Design JAM, start of the top module:
module JAM (
input CLK,
input RST,
output reg [2:0] W,
output reg [2:0] J,
input [6:0] Cost,
output reg [3:0] MatchCount,
output reg [9:0] MinCost,
output reg Valid );
clock: 16.0 ns
lec_check: 0
abc_area: 0
cap_margin: 20
cell_pad_in_sites_global_placement: 2
core_aspect_ratio: 0.5
core_margin: 2
core_utilization: 46
cts_cluster_diameter: 248
cts_cluster_size: 98
place_density: 0.85
slew_margin: 20
run.sh (not shown) runs the stock make flow with config.mk's settings and CLKGATE_MAP_FILE=.
Then changed:
==> flow/config.mk (replaced) <==
export PLATFORM = sky130hd
export DESIGN_NAME = JAM
export DESIGN_NICKNAME = JAM
export VERILOG_FILES = /design/flow/design.v
export SDC_FILE = /design/flow/constraint.sdc
export NUM_CORES = 4
export LEC_CHECK = 0
export CAP_MARGIN = 20
export CORE_MARGIN = 6
export CORE_UTILIZATION = 61
export CTS_CLUSTER_SIZE = 37
export GPL_TIMING_DRIVEN = 0
export HOLD_SLACK_MARGIN = 0.2
export MAX_ROUTING_LAYER = met4
export PLACE_DENSITY_LB_ADDON = 0.17
export SLEW_MARGIN = 10
What happened:
- final cell count drops by 4.0%
- final area is higher by 0.92%
- count of clock-buffer cells in the layout went down by 1
- fmax goes down by 4.0%
- first-iteration DRC count is higher by 51%
- worst setup slack degrades by 620 ps
- sequential share of layout area drops by 0.13 points
- flip-flop count stays the same
- worst hold slack loses 12 ps
- via count rises by 5.7%
Then changed:
==> flow/config.mk (replaced) <==
export PLATFORM = sky130hd
export DESIGN_NAME = JAM
export DESIGN_NICKNAME = JAM
export VERILOG_FILES = /design/flow/design.v
export SDC_FILE = /design/flow/constraint.sdc
export NUM_CORES = 4
export LEC_CHECK = 0
export CAP_MARGIN = 20
export CORE_ASPECT_RATIO = 0.57
export CORE_MARGIN = 10
export CORE_UTILIZATION = 40
export SLEW_MARGIN = 20
Effect: The new run passed the timing, DRC and antenna checks; first-iteration DRC count drops by 6.1%; setup slack gets better by 260 ps; cell area drops by 0.44%.
Then changed:
--- a/flow/config.mk
+++ b/flow/config.mk
@@ -9,3 +9,9 @@
-export CORE_ASPECT_RATIO = 0.57
-export CORE_MARGIN = 10
-export CORE_UTILIZATION = 40
+export CELL_PAD_IN_SITES_GLOBAL_PLACEMENT = 1
+export CORE_MARGIN = 6
+export CORE_UTILIZATION = 61
+export CTS_CLUSTER_DIAMETER = 237
+export CTS_CLUSTER_SIZE = 37
+export GPL_ROUTABILITY_DRIVEN = 0
+export GPL_TIMING_DRIVEN = 0
+export MAX_ROUTING_LAYER = met4
+export PLACE_DENSITY_LB_ADDON = 0.17
=> Design area came out higher by 0.53%. Die area came out lower by 39%. Non-clock buffer count came out higher by 31. Worst setup slack loses 40 ps. Combinational power came out higher by about 7%. Clock power came out lower by about 3%. Total power came out lower by 1.8%.
Then changed:
==> flow/config.mk (replaced) <==
export PLATFORM = sky130hd
export DESIGN_NAME = JAM
export DESIGN_NICKNAME = JAM
export VERILOG_FILES = /design/flow/design.v
export SDC_FILE = /design/flow/constraint.sdc
export NUM_CORES = 4
export LEC_CHECK = 0
export CAP_MARGIN = 20
export CORE_MARGIN = 2
export CORE_UTILIZATION = 40
export SLEW_MARGIN = 20
=>
- The changed run ran to the end with no violations
- power fell by 4.2%
- non-clock buffer count fell by 45
- sequential share of layout area rose by 0.32 points
- critical path depth does not change
Then changed:
--- a/flow/config.mk
+++ b/flow/config.mk
@@ -9,2 +9,9 @@
-export CORE_MARGIN = 2
-export CORE_UTILIZATION = 40
+export CELL_PAD_IN_SITES_GLOBAL_PLACEMENT = 3
+export CORE_MARGIN = 6
+export CORE_UTILIZATION = 61
+export CTS_CLUSTER_DIAMETER = 237
+export CTS_CLUSTER_SIZE = 37
+export GPL_ROUTABILITY_DRIVEN = 1
+export GPL_TIMING_DRIVEN = 0
+export MAX_ROUTING_LAYER = met4
+export PLACE_DENSITY_LB_ADDON = 0.03
With this change the flow did not get past global placement without I/O (3_1_place_gp_skip_io), error FLW-0024.
Synthesized area does not change.
Synthesized cell count stays the same.
Die area fell by 25%.

---

## run 1
Starting RTL as in the previous note.
export LEC_CHECK = 0
export ABC_AREA = 0
export CAP_MARGIN = 20
export CELL_PAD_IN_SITES_DETAIL_PLACEMENT = 2
export CORE_ASPECT_RATIO = 0.81
export CORE_MARGIN = 9
export CORE_UTILIZATION = 17
export CTS_CLUSTER_DIAMETER = 328
export CTS_CLUSTER_SIZE = 95
export GPL_ROUTABILITY_DRIVEN = 1
export GPL_TIMING_DRIVEN = 0
export HOLD_SLACK_MARGIN = 0.05
export MIN_ROUTING_LAYER = met2
export PLACE_DENSITY_LB_ADDON = 0.25
export SETUP_SLACK_MARGIN = 1.93
export SLEW_MARGIN = 5
export TNS_END_PERCENT = 60
create_clock -name core_clock -period 12.4 [get_ports {CLK}]
Completing all stages was not enough for run 1: its layout failed the final checks because of negative setup slack.
### run 1 -> run 2
Settings: HOLD_SLACK_MARGIN: 0.05 -> unset; GPL_ROUTABILITY_DRIVEN: 1 -> unset; SLEW_MARGIN: 5 -> 40; CTS_CLUSTER_SIZE: 95 -> 96; TNS_END_PERCENT: 60 -> 80; PLACE_DENSITY_LB_ADDON: 0.25 -> 0.05; MIN_ROUTING_LAYER: met2 -> unset; CORE_ASPECT_RATIO: 0.81 -> 0.5; CTS_CLUSTER_DIAMETER: 328 -> 376; GPL_TIMING_DRIVEN: 0 -> unset; CORE_UTILIZATION: 17 -> 34; ABC_AREA: 0 -> 1; CELL_PAD_IN_SITES_DETAIL_PLACEMENT: 2 -> 0; CELL_PAD_IN_SITES_GLOBAL_PLACEMENT: unset -> 2; SETUP_SLACK_MARGIN: 1.93 -> 0.32.
==> comparison <==
- Max worst setup slack across run 2 and run 1: run 2
- Taking run 1 as the reference, in run 2 required time of the worst setup path went down by 60 ps, clock group share of total power shows an increase of 4.7 points, simple-gate share of the synthesized area saw an increase.
- Main kind of combinational logic by area: AND-OR/OR-AND gates -> run 1, simple AND/OR/NAND/NOR gates -> run 2
- Among run 2 and run 1, a clean, completed layout was produced by run 2 alone.
- Final checks on run 1, whose flow otherwise completed, came back failing, citing negative setup slack.
- Of run 2 and run 1, the run reporting the higher combinational logic power was run 1.
--- input diff run 2..run 3 ---
Settings: CORE_MARGIN: 9 -> 2; CORE_UTILIZATION: 34 -> 68; CELL_PAD_IN_SITES_GLOBAL_PLACEMENT: 2 -> unset; CORE_ASPECT_RATIO: 0.5 -> 0.81; SLEW_MARGIN: 40 -> 5; CTS_CLUSTER_DIAMETER: 376 -> 95; CTS_CLUSTER_SIZE: 96 -> unset; PLACE_DENSITY_LB_ADDON: 0.05 -> unset; the clock period (ns, I/O delays scaled along): 12.4 -> 17.4.
==> comparison <==
After detailed routing, run 2 needs more wire than run 3.
Every run (run 2 and run 3) finished clean.
Run 2 has a lower detailed-router iteration count before antenna repair than run 3.
Run 2 → run 3: global-route usage now sits higher, power per standard cell area -27%.
Measured against each other, run 2 and run 3 differ in cell area, the higher figure coming from run 2.
Comparing the two runs side by side, run 3 comes out ahead of run 2 on final setup slack of the worst path.
Compared with run 2, run 3 shows total power that has gone down by more than a quarter.
sortlist[3][2]$_DFFE_PP0P_ as the termination of the worst setup path was reported by run 2, and sortlist[0][2]$_DFFE_PP0P_ by run 3.
Input-level comparison between run 4 and run 3:
Settings: removing TNS_END_PERCENT (formerly 80); removing CELL_PAD_IN_SITES_DETAIL_PLACEMENT (formerly 0); removing CORE_ASPECT_RATIO (formerly 0.81); changing CORE_UTILIZATION from 68 to 70; removing SETUP_SLACK_MARGIN (formerly 0.32); removing ABC_AREA (formerly 1); changing SLEW_MARGIN from 5 to 20; removing CTS_CLUSTER_DIAMETER (formerly 95); changing the clock period (ns, I/O delays scaled along) from 17.4 to 6.24.
Findings:
For run 4, the flow was terminated by a tool error in 4_1_cts and produced no final design. Placed standard-cell area: run 3 and run 4 compared, higher one is run 4. Relative to run 3, fraction of synthesized cell area in xor and xnor cells increased by 1.5 points in run 4. Lower row count was reported by run 3, not run 4. Sort run 3 and run 4 by number of distinct standard cells referenced by the synthesized netlist, ascending, and run 3 comes first. Count of flip-flops with a built-in enable after synthesis: run 3 vs run 4 identical. Adder-cell share of the synthesized area (higher): run 3.

---

## north
Starting RTL as in the previous note.
Settings: LEC_CHECK=0, CAP_MARGIN=20, CORE_ASPECT_RATIO=1.39, CORE_MARGIN=2, CORE_UTILIZATION=40, SLEW_MARGIN=5, TNS_END_PERCENT=90; clock period 14.8 ns.
The final layout from north, which completed every stage, passed the timing, DRC and antenna checks at the end of the flow.
The inputs of south differ from those of north as listed below.
diff --git a/flow/config.mk b/flow/config.mk
--- a/flow/config.mk
+++ b/flow/config.mk
@@ -7,0 +8 @@
+export ABC_AREA = 1
@@ -8,0 +10 @@
+export CELL_PAD_IN_SITES_GLOBAL_PLACEMENT = 3
@@ -11,2 +13,6 @@
-export CORE_UTILIZATION = 40
-export SLEW_MARGIN = 5
+export CORE_UTILIZATION = 58
+export CTS_CLUSTER_DIAMETER = 190
+export GPL_ROUTABILITY_DRIVEN = 0
+export MAX_ROUTING_LAYER = met4
+export PLACE_DENSITY_LB_ADDON = 0.04
+export SLEW_MARGIN = 40
Notes after the runs:
Flow for south halted at 3_1_place_gp_skip_io, error code FLW-0024.
north → south: xor and xnor area share after synthesis went down, placeable core region went down, post-synthesis share of cell area spent on and, or, nand and nor gates went up, sequential cell area fraction in the yosys report went up.
In south, compound-gate portion of the synthesized area is lower than in north.
north fits on a die that is larger than the die of south.
The cell total in the yosys stat output reported for south is greater than that of north by about 19%.
[south] number of instances in the synthesized netlist rose about 19% relative to north
| floorplan die height | lower: south |
diff inputs: south => east
==> flow/config.mk <==
export PLATFORM = sky130hd
export DESIGN_NAME = JAM
export DESIGN_NICKNAME = JAM
export VERILOG_FILES = /design/flow/design.v
export SDC_FILE = /design/flow/constraint.sdc
export NUM_CORES = 4
export LEC_CHECK = 0
export CAP_MARGIN = 20
export CORE_MARGIN = 2
export CORE_UTILIZATION = 40
export SLEW_MARGIN = 20
==> flow/constraint.sdc <==
create_clock -name core_clock -period 15.5 [get_ports {CLK}]
set_input_delay 3.1000 -clock core_clock [delete_from_list [all_inputs] [get_ports {CLK}]]
set_output_delay 3.1000 -clock core_clock [all_outputs]
set_load 0.01 [all_outputs]
Results
- The area inside the core boundary of east was inferior to that of south.
- east ends up with higher synthesized area than south does.
- No stage failed in east, and the final checks on the layout all came back clean.
- Looking at multiplexer area fraction after synthesis, east sits 10 points above south.
- east: initial core utilization lower than south
- Chip area from the yosys synthesis statistics of east exceeds that of south by a few percent.
- Of east and south, it is east that has the higher mean post-synth cell area.
The following lists how west was set up differently from east:
diff --git a/flow/config.mk b/flow/config.mk
--- a/flow/config.mk
+++ b/flow/config.mk
@@ -9,2 +9,2 @@
-export CORE_MARGIN = 2
-export CORE_UTILIZATION = 40
+export CORE_MARGIN = 6
+export CORE_UTILIZATION = 61
==> flow/constraint.sdc <==
create_clock -name core_clock -period 16.0 [get_ports {CLK}]
set_input_delay 3.2000 -clock core_clock [delete_from_list [all_inputs] [get_ports {CLK}]]
set_output_delay 3.2000 -clock core_clock [all_outputs]
set_load 0.01 [all_outputs]
Findings:
west | status: complete | timing, DRC, antenna: pass
The faster design of the two is east; west tops out lower.
Synthesis-to-finish area growth was lower in the run labelled west.
Taking east over west, the maximum vdd ir drop ratio works out to 0.62.
Comparing east and west, the higher length of routed met2 wiring is on east.
The run showing the smaller design area is west.
east has a lower detailed-routing iteration count for the pre-antenna-repair pass than west.
diff inputs: west => middle
diff --git a/flow/config.mk b/flow/config.mk
--- a/flow/config.mk
+++ b/flow/config.mk
@@ -9 +9 @@
-export CORE_MARGIN = 6
+export CORE_MARGIN = 2
==> flow/constraint.sdc <==
create_clock -name core_clock -period 15.5 [get_ports {CLK}]
set_input_delay 3.1000 -clock core_clock [delete_from_list [all_inputs] [get_ports {CLK}]]
set_output_delay 3.1000 -clock core_clock [all_outputs]
set_load 0.01 [all_outputs]
==> results <==
- Delta (middle minus west): utilization now sits higher, share of the clock period used by the worst path after layout now sits higher.
- On sequential share of layout area, west and middle are neck and neck.
- In middle the clock network power turned out about 4% lower than in west.
- Diff west -> middle: area of all placed cells without fillers went up about 0.43%; routed wire length grew by 4.1%.
- Setup slack in middle is smaller than in west.
- Relative to west, met3 global-route usage has increased by 1.5 points in middle.
Power figures rest on the tool's default switching activity, not on a simulated workload.
